==> sierra <==
Design slave_apb, start of the top module:
module slave_apb ( 
                   output reg [ 8-1 : 0 ]   prdata, 			 
                   output reg                         pready, 			 
                   output reg                         pslverr,			 
		   input                	      penable,                   
                   input                	      pwrite, 			 
                   input 	         	      psel,  			 
                   input                              pclk,   			 
                   input                	      presetn, 			 
                   input      [ 8-1 : 0 ]   paddr,  			 
                   input      [ 8-1 : 0 ]   pwdata 			 
                   );
make LEC_CHECK=0 ABC_AREA=1 CAP_MARGIN=20 CELL_PAD_IN_SITES_DETAIL_PLACEMENT=0 CORE_MARGIN=2 CORE_UTILIZATION=72 CTS_CLUSTER_DIAMETER=213 CTS_CLUSTER_SIZE=14 HOLD_SLACK_MARGIN=0.27 PLACE_DENSITY_LB_ADDON=0.12 SETUP_SLACK_MARGIN=0.87 SLEW_MARGIN=25 TNS_END_PERCENT=85 finish   # period 3.03 ns
run.sh (not shown) runs the stock make flow with config.mk's settings and CLKGATE_MAP_FILE=.
==> fjord: changes against sierra <==
==> flow/config.mk (replaced) <==
export PLATFORM = sky130hd
export DESIGN_NAME = slave_apb
export DESIGN_NICKNAME = slave_apb
export VERILOG_FILES = /design/flow/design.v
export SDC_FILE = /design/flow/constraint.sdc
export NUM_CORES = 4
export LEC_CHECK = 0
export CAP_MARGIN = 0
export CORE_MARGIN = 2
export CORE_UTILIZATION = 72
export CTS_CLUSTER_DIAMETER = 358
export CTS_CLUSTER_SIZE = 14
export HOLD_SLACK_MARGIN = 0.29
export PLACE_DENSITY_LB_ADDON = 0.15
export SETUP_SLACK_MARGIN = 0.86
export SLEW_MARGIN = 20
==> onyx: changes against sierra <==
==> flow/config.mk (replaced) <==
export PLATFORM = sky130hd
export DESIGN_NAME = slave_apb
export DESIGN_NICKNAME = slave_apb
export VERILOG_FILES = /design/flow/design.v
export SDC_FILE = /design/flow/constraint.sdc
export NUM_CORES = 4
export LEC_CHECK = 0
export CAP_MARGIN = 20
export CORE_MARGIN = 2
export CORE_UTILIZATION = 45
export PLACE_DENSITY = 0.6
export SLEW_MARGIN = 20
==> flow/constraint.sdc (replaced) <==
create_clock -name core_clock -period 5.46 [get_ports {pclk}]
set_input_delay 1.0920 -clock core_clock [delete_from_list [all_inputs] [get_ports {pclk}]]
set_output_delay 1.0920 -clock core_clock [all_outputs]
set_load 0.01 [all_outputs]
==> nickel: changes against sierra <==
==> flow/config.mk (replaced) <==
export PLATFORM = sky130hd
export DESIGN_NAME = slave_apb
export DESIGN_NICKNAME = slave_apb
export VERILOG_FILES = /design/flow/design.v
export SDC_FILE = /design/flow/constraint.sdc
export NUM_CORES = 4
export LEC_CHECK = 0
export CAP_MARGIN = 20
export CORE_MARGIN = 2
export CORE_UTILIZATION = 37
export PLACE_DENSITY = 0.6
export SLEW_MARGIN = 20
==> flow/constraint.sdc (replaced) <==
create_clock -name core_clock -period 5.46 [get_ports {pclk}]
set_input_delay 1.0920 -clock core_clock [delete_from_list [all_inputs] [get_ports {pclk}]]
set_output_delay 1.0920 -clock core_clock [all_outputs]
set_load 0.01 [all_outputs]
==> results <==
|  | sierra | fjord | nickel | onyx |
|---|---|---|---|---|
| Status | no timing/DRC/antenna violations | no timing/DRC/antenna violations | no timing/DRC/antenna violations | no timing/DRC/antenna violations |
| Dominant cell area share | 71.97% | 76.04% | 76.04% | 76.04% |
| Count of mapped cells out of synthesis | 6,339 | 3,110 | 3,110 | 3,110 |
| Logic gate fraction of the total cell area | 23.36% | 21.39% | 18.89% | 19.22% |
| Final-layout clock buffer total | 156 | 149 | 205 | 206 |
| Crit Reg-Reg Startpoint | pre_state[1]$_DFF_PN0_ | mem[170][0]$_DFFE_PP_ | pre_state[1]$_DFF_PN0_ | pre_state[1]$_DFF_PN0_ |
| Die Outline Area | 95,640 sq um | 90,590 sq um | 175,000 sq um | 144,100 sq um |
| Post-synthesis mux area share | 0% | 14.98% | 14.98% | 14.98% |
| Source of the critical timing path | paddr[2] | paddr[1] | paddr[1] | paddr[3] |
| Std-Cell Rows | 111 | 108 | 152 | 137 |
| Net count after synthesis | 6,360 | 3,131 | 3,131 | 3,131 |
| Switching Fraction | 22.14% | 21.42% | 21.27% | 21.00% |
| Combinational power share | 7.0% | 6.4% | 4.7% | 4.8% |
| Classification of the worst-slack hold path | in2reg | in2reg | reg2reg | reg2reg |
| Total of plain and repair buffers excluding clock buffers | 385 | 329 | 230 | 144 |
| Iteration count of the initial detailed-routing pass | 6 | 6 | 5 | 6 |
| Setup Skew | 16.47 ps | 17.67 ps | 45.57 ps | 31.68 ps |
| Maximum vdd ir drop | 0.6420 mV | 0.6949 mV | 0.2445 mV | 0.3157 mV |
| Flip-flop and latch area | 48,630 sq um | 48,610 sq um | 48,610 sq um | 48,610 sq um |
| Fin util | 82.88% | 83.90% | 42.35% | 50.86% |
| Tapcells inserted | 1,243 | 1,155 | 2,233 | 1,876 |

========
==> v14: inputs <==
Starting RTL as in the previous note.
export LEC_CHECK = 0
export CAP_MARGIN = 35
export CELL_PAD_IN_SITES_DETAIL_PLACEMENT = 2
export CORE_MARGIN = 4
export CORE_UTILIZATION = 40
export GPL_TIMING_DRIVEN = 0
export HOLD_SLACK_MARGIN = -0.08
export MAX_ROUTING_LAYER = met4
export MIN_ROUTING_LAYER = met2
export SETUP_SLACK_MARGIN = -0.17
export SLEW_MARGIN = 20
export TNS_END_PERCENT = 10
create_clock -name core_clock -period 3.65 [get_ports {pclk}]
==> inputs of v38, as changes to v14 <==
==> flow/config.mk (replaced) <==
export PLATFORM = sky130hd
export DESIGN_NAME = slave_apb
export DESIGN_NICKNAME = slave_apb
export VERILOG_FILES = /design/flow/design.v
export SDC_FILE = /design/flow/constraint.sdc
export NUM_CORES = 4
export LEC_CHECK = 0
export CAP_MARGIN = 20
export CORE_MARGIN = 2
export CORE_UTILIZATION = 45
export PLACE_DENSITY = 0.6
export SLEW_MARGIN = 20
==> flow/constraint.sdc (replaced) <==
create_clock -name core_clock -period 10.0 [get_ports {pclk}]
set_input_delay 2.0000 -clock core_clock [delete_from_list [all_inputs] [get_ports {pclk}]]
set_output_delay 2.0000 -clock core_clock [all_outputs]
set_load 0.01 [all_outputs]
==> inputs of v7, as changes to v14 <==
==> flow/config.mk (replaced) <==
export PLATFORM = sky130hd
export DESIGN_NAME = slave_apb
export DESIGN_NICKNAME = slave_apb
export VERILOG_FILES = /design/flow/design.v
export SDC_FILE = /design/flow/constraint.sdc
export NUM_CORES = 4
export LEC_CHECK = 0
export ABC_AREA = 1
export CAP_MARGIN = 0
export CORE_ASPECT_RATIO = 1.43
export CORE_MARGIN = 2
export CORE_UTILIZATION = 72
export CTS_CLUSTER_DIAMETER = 326
export CTS_CLUSTER_SIZE = 10
export PLACE_DENSITY = 0.35
export SETUP_SLACK_MARGIN = 0.91
export SLEW_MARGIN = 40
==> flow/constraint.sdc (replaced) <==
create_clock -name core_clock -period 3.03 [get_ports {pclk}]
set_input_delay 0.6060 -clock core_clock [delete_from_list [all_inputs] [get_ports {pclk}]]
set_output_delay 0.6060 -clock core_clock [all_outputs]
set_load 0.01 [all_outputs]
==> notes <==
- Between v38 and v7, the lower first-iteration DRC count is in v38 (gap about 40%, measured against v7).
- v7 ran to the end with no violations. v14 reached the layout checks and failed them: setup timing. v38 finished clean.
- Critical path depth: v38 < v14 < v7.
- Utilization: v14 < v38 < v7.
- The lowest via count belongs to v38, the highest to v7.
- Setup slack, lowest first: v14, v7, v38.
- Flip-flop count is the same in v38 and v7.
- The lowest register-to-register slack belongs to v14, the highest to v38.
- The highest cell count belongs to v7, the lowest to v38.
- Between v7 and v14, the lower global-route usage is in v7 (gap 5.0 points).
- In v14 the sequential share of layout area is lower than in v38, by 2.9 points.
==> figures <==
Run status: v38 finished clean; v7 finished clean; v14 failed layout checks
Reasons for failing layout checks: v38 -; v7 -; v14 setup timing
Cells on Worst Hold Path: v38 0; v7 2; v14 1
Routing layer with the top usage in global route: v38 met2; v7 met2; v14 met3
Hold worst-path end: v38 pre_state[1]$_DFF_PN0_; v7 pre_state[0]$_DFF_PN1_; v14 mem[19][4]$_DFFE_PP_
Number of clock buffer instances in the layout: v38 198; v7 212; v14 218
Vias in the first global route: v38 30900; v7 46300; v14 53500
Capturing point of the worst reg2reg path: v38 mem[167][1]$_DFFE_PP_; v7 prdata[7]$_DFFE_PN0P_; v14 mem[177][2]$_DFFE_PP_
Power Density: v38 199 nW/um^2; v7 600 nW/um^2; v14 549 nW/um^2
TritonCTS Buffers: v38 160; v7 180; v14 171
Vertical extent of the die: v38 380 um; v7 369 um; v14 406 um
Post-route fraction of the period consumed by the critical path: v38 53.1%; v7 69.4%; v14 115%
Global-route wire length before repair: v38 216000 um; v7 263000 um; v14 314000 um
Portion of total power attributed to the clock network: v38 42.1%; v7 40.4%; v14 43.2%
Worst-case register-to-register setup slack: v38 5760 ps; v7 940 ps; v14 -220 ps
Number of antenna violations at the first check in global routing: v38 6; v7 4; v14 8
Post-Synthesis Net Count: v38 3131; v7 6360; v14 3131
Cell with the largest stage delay on the worst path: v38 nor3b_4; v7 buf_4; v14 buf_2
DP Cell Count: v38 4875; v7 7607; v14 5235
Length in cells of the worst reg-to-reg path: v38 6; v7 16; v14 7
Core Util at FP: v38 45.4%; v7 72.8%; v14 40.5%
Final cell count without fillers: v38 5169; v7 7849; v14 5640
Sum of buffers and inverters on the critical path: v38 2; v7 3; v14 5

========
==> v1 <==
==> flow/design.v <==
module slave_apb ( 
                   output reg [ 8-1 : 0 ]   prdata, 			 
                   output reg                         pready, 			 
                   output reg                         pslverr,			 
		   input                	      penable,                   
                   input                	      pwrite, 			 
                   input 	         	      psel,  			 
                   input                              pclk,   			 
                   input                	      presetn, 			 
                   input      [ 8-1 : 0 ]   paddr,  			 
                   input      [ 8-1 : 0 ]   pwdata 			 
                   );
  parameter         IDLE    = 2'd0;              				 
  parameter         SETUP   = 2'd1;
  parameter         ENABLE  = 2'd2;
  reg   [ 2-1 : 0 ]   pre_state;   					 
  reg   [ 2-1 : 0 ]   nxt_state;
  reg   [ 8-1 : 0 ]    mem [ 0 : 200 ]; 		 
  reg   [ 8-1 : 0 ]    prdata_c;
  reg pready_c;
  reg pslverr_c;
  reg mem_we_c;
  always @ ( posedge pclk or negedge presetn )
  	begin 
    	     if ( ! presetn )
      			pre_state <= IDLE;
    	     else 
      			pre_state <= nxt_state;
  	end 
  always @ ( * ) 
  	begin
    		prdata_c   = 8'd0;
    		pslverr_c  = 1'b0;
    		pready_c   = 1'b0;
    		mem_we_c   = 1'b0;
    	 	nxt_state  = IDLE;     
		case ( pre_state )
			IDLE   : begin  
          				if ( psel == 1 ) 
            					nxt_state = SETUP;
	        			else
          				     begin
            					nxt_state = IDLE;
  	        				prdata_c = 8'd0;
          				     end
        			end  
      		      SETUP  : begin  
          				nxt_state  = ENABLE;
        			end  
		     ENABLE : begin  
				    pready_c = psel;
						if ( psel == 1 )   
              						nxt_state    = SETUP;
            					else
              						nxt_state    = IDLE; 
		      		    if(paddr <= 200)
          				begin
            					pslverr_c      = 1'b0;
	         				 if(!pwrite)      
              						prdata_c     = mem [ paddr ];
            					else 
	            					mem_we_c     = psel;
          			        end  
				else
				        pslverr_c     = psel;
        		     end  
                  default : nxt_state = IDLE;
    endcase
  end  
  always @ ( posedge pclk )
  	if ( mem_we_c )
  		mem [ paddr ] <= pwdata;
  always @ ( posedge pclk or negedge presetn)
 	 begin
    		if ( ! presetn)
    			begin
      				prdata    <= 8'b0;
      				pready    <= 1'b0;
      				pslverr   <= 1'b0;
    			end  
    	     else
    		begin
      			pready  <= pready_c;
      		   if ( ( pre_state == ENABLE ) )
      			begin
        			prdata  <= prdata_c;
        			pslverr <= pslverr_c;
      			end
    		end
  	end
endmodule
==> flow/run.sh <==
#!/bin/bash
# the make line also repeats each setting of config.mk as NAME=value (left out here)
make -C /OpenROAD-flow-scripts/flow DESIGN_CONFIG=/design/flow/config.mk WORK_HOME=/design/flow/orfs CLKGATE_MAP_FILE= finish
==> flow/config.mk <==
export PLATFORM = sky130hd
export DESIGN_NAME = slave_apb
export DESIGN_NICKNAME = slave_apb
export VERILOG_FILES = /design/flow/design.v
export SDC_FILE = /design/flow/constraint.sdc
export NUM_CORES = 4
export LEC_CHECK = 0
export CAP_MARGIN = 20
export CORE_MARGIN = 2
export CORE_UTILIZATION = 72
export CTS_CLUSTER_DIAMETER = 326
export PLACE_DENSITY = 0.6
export SLEW_MARGIN = 20
==> flow/constraint.sdc <==
create_clock -name core_clock -period 3.09 [get_ports {pclk}]
set_input_delay 0.6180 -clock core_clock [delete_from_list [all_inputs] [get_ports {pclk}]]
set_output_delay 0.6180 -clock core_clock [all_outputs]
set_load 0.01 [all_outputs]
==> v12 (differences from v1) <==
Settings changed: ABC_AREA set to 1, CORE_ASPECT_RATIO set to 1.43, CTS_CLUSTER_SIZE set to 10, SETUP_SLACK_MARGIN set to 0.91, SLEW_MARGIN 20 to 40.
==> flow/constraint.sdc (replaced) <==
create_clock -name core_clock -period 3.03 [get_ports {pclk}]
set_input_delay 0.6060 -clock core_clock [delete_from_list [all_inputs] [get_ports {pclk}]]
set_output_delay 0.6060 -clock core_clock [all_outputs]
set_load 0.01 [all_outputs]
==> results <==
v12 passed the timing, design-rule and antenna checks. v1 went through all stages and came out clean.
Die area: v1 is smaller than v12 (5.3%).
Of v1 and v12, v12 has the higher cell count (gap about 40%, measured against v12).
Between v1 and v12, the lower non-clock buffer count is in v12 (gap 77).
Between v12 and v1, the lower critical path depth is in v1 (gap 5).
Between v1 and v12, the lower synthesized cell count is in v1 (gap about 50%, measured against v12).
Clock power: v12 is larger than v1 (about 2%).
Between v1 and v12, the lower sequential share of layout area is in v12 (gap 4.2 points).
Against v1, the worst hold slack of v12 is worse by 190 ps.
In flip-flop count, v12 and v1 do not differ.
Of v1 and v12, v12 has the higher utilization (gap 0.65 points).

========
==> raven <==
// slave_apb: RTL as listed in full above, without the edits since
export LEC_CHECK = 0
export CAP_MARGIN = 20
export CORE_MARGIN = 2
export CORE_UTILIZATION = 72
export CTS_CLUSTER_SIZE = 14
export PLACE_DENSITY = 0.6
export SETUP_SLACK_MARGIN = 0.95
export SLEW_MARGIN = 20
create_clock -name core_clock -period 3.22 [get_ports {pclk}]
==> cedar: changes against raven <==
Settings changed: ABC_AREA set to 1, CORE_ASPECT_RATIO set to 1.43, CTS_CLUSTER_DIAMETER set to 326, CTS_CLUSTER_SIZE 14 to 10, PLACE_DENSITY 0.6 to 0.35, SETUP_SLACK_MARGIN 0.95 to 0.91, SLEW_MARGIN 20 to 40.
==> flow/constraint.sdc (replaced) <==
create_clock -name core_clock -period 3.03 [get_ports {pclk}]
set_input_delay 0.6060 -clock core_clock [delete_from_list [all_inputs] [get_ports {pclk}]]
set_output_delay 0.6060 -clock core_clock [all_outputs]
set_load 0.01 [all_outputs]
==> qor summary <==
| metric | raven | cedar |
|---|---|---|
| Number of search-and-repair iterations in the first detailed-routing pass | 8 | 6 |
| Met3 usage | 8.02% | 6.46% |
| Number of logic inverters in the finished layout | 3 | 29 |
| Post-synthesis average cell area | 20.4 um2 | 10.6 um2 |
| Status | finished clean | finished clean |
| Post-DR vias/cell | 7.17 | 5.96 |
| Largest type area fraction | 76.0% | 72.0% |
| Cell area power density | 585 nW/um2 | 600 nW/um2 |
| Part of the total power dissipated in the clock network | 40.5% | 40.4% |
| DR WL/cell | 34.0 um | 22.5 um |
| Actual transition at the worst max-transition pin | 0.862 ns | 0.737 ns |
| Area of the mapped netlist | 63500 um2 | 67100 um2 |
| Number of nets produced by synthesis | 3131 | 6360 |

========
==> inputs of build 66 <==
// slave_apb: RTL as listed in full above, without the edits since
clock: 3.03 ns
lec_check: 0
cap_margin: 20
cell_pad_in_sites_detail_placement: 0
core_margin: 2
core_utilization: 72
cts_cluster_diameter: 213
cts_cluster_size: 15
hold_slack_margin: 0.29
place_density: 0.69
setup_slack_margin: 0.78
slew_margin: 25
tns_end_percent: 60
==> build 44 (differences from build 66) <==
==> flow/config.mk (replaced) <==
export PLATFORM = sky130hd
export DESIGN_NAME = slave_apb
export DESIGN_NICKNAME = slave_apb
export VERILOG_FILES = /design/flow/design.v
export SDC_FILE = /design/flow/constraint.sdc
export NUM_CORES = 4
export LEC_CHECK = 0
export CAP_MARGIN = 20
export CORE_MARGIN = 2
export CORE_UTILIZATION = 72
export CTS_CLUSTER_SIZE = 15
export SETUP_SLACK_MARGIN = 0.78
export SLEW_MARGIN = 20
==> trial 71 (differences from build 66) <==
==> flow/config.mk (replaced) <==
export PLATFORM = sky130hd
export DESIGN_NAME = slave_apb
export DESIGN_NICKNAME = slave_apb
export VERILOG_FILES = /design/flow/design.v
export SDC_FILE = /design/flow/constraint.sdc
export NUM_CORES = 4
export LEC_CHECK = 0
export CAP_MARGIN = 20
export CORE_MARGIN = 2
export CORE_UTILIZATION = 45
export PLACE_DENSITY = 0.6
export SLEW_MARGIN = 20
==> flow/constraint.sdc (replaced) <==
create_clock -name core_clock -period 3.11 [get_ports {pclk}]
set_input_delay 0.6220 -clock core_clock [delete_from_list [all_inputs] [get_ports {pclk}]]
set_output_delay 0.6220 -clock core_clock [all_outputs]
set_load 0.01 [all_outputs]
==> summary of the runs <==
- Between trial 71 and build 44, the lower die area is in build 44 (gap 59%, measured against build 44).
- Between build 44 and trial 71, the lower worst hold slack is in trial 71 (gap 0.027 ns).
- Against trial 71, the global-route usage of build 66 is higher by 15 points.
- The lowest total power belongs to build 66, the highest to build 44.
- Sequential cell count is the same in build 44 and trial 71.
- Build 44 finished with timing, DRC and antenna clean. Build 66 completed with no timing, DRC or antenna violations. Trial 71 produced a clean layout.
- First-iteration DRC count: trial 71 is lower than build 66 (27%).
- The lowest non-clock buffer count belongs to build 44, the highest to trial 71.
- Wire length: trial 71 < build 44 < build 66.
==> figures <==
item	build 44	build 66	trial 71
Logic gate share of total power	5.7%	7.0%	5.4%
Register area	0.04862 mm²	0.04861 mm²	0.04861 mm²
Register-to-register setup slack	0.69 ns	0.72 ns	0.55 ns
Register clock-pin slew on the reported worst setup and hold paths	0.06 ns	0.07 ns	0.06 ns
Final clock-cell share	6.804%	4.246%	6.896%
Layout overhead on the synthesized area	16.32%	16.02%	17.26%
Status	complete, no violations	complete, no violations	complete, no violations
Seq group	24.7 mW	24.7 mW	24.0 mW
Total of fill cells in the finished design	3518	3526	10810
Cell resize tally after clock tree synthesis	38	92	0
Post-route worst hold slack	0.2715 ns	0.3207 ns	0.2443 ns
M2 GR Usage	56.70%	57.97%	33.76%
Amount of wire on met3 after detailed routing	17.85 mm	18.07 mm	11.64 mm
Worst path setup slack after routing	0.6871 ns	0.6911 ns	0.3659 ns
Data-path buffer share of cell area in the final layout	4.519%	6.564%	6.287%
Well-Tap Cells	1155	1155	1876
Crit share post-route	77.32%	77.19%	88.23%
Final net count	3392	3506	3630
Power figures rest on the tool's default switching activity, not on a simulated workload.
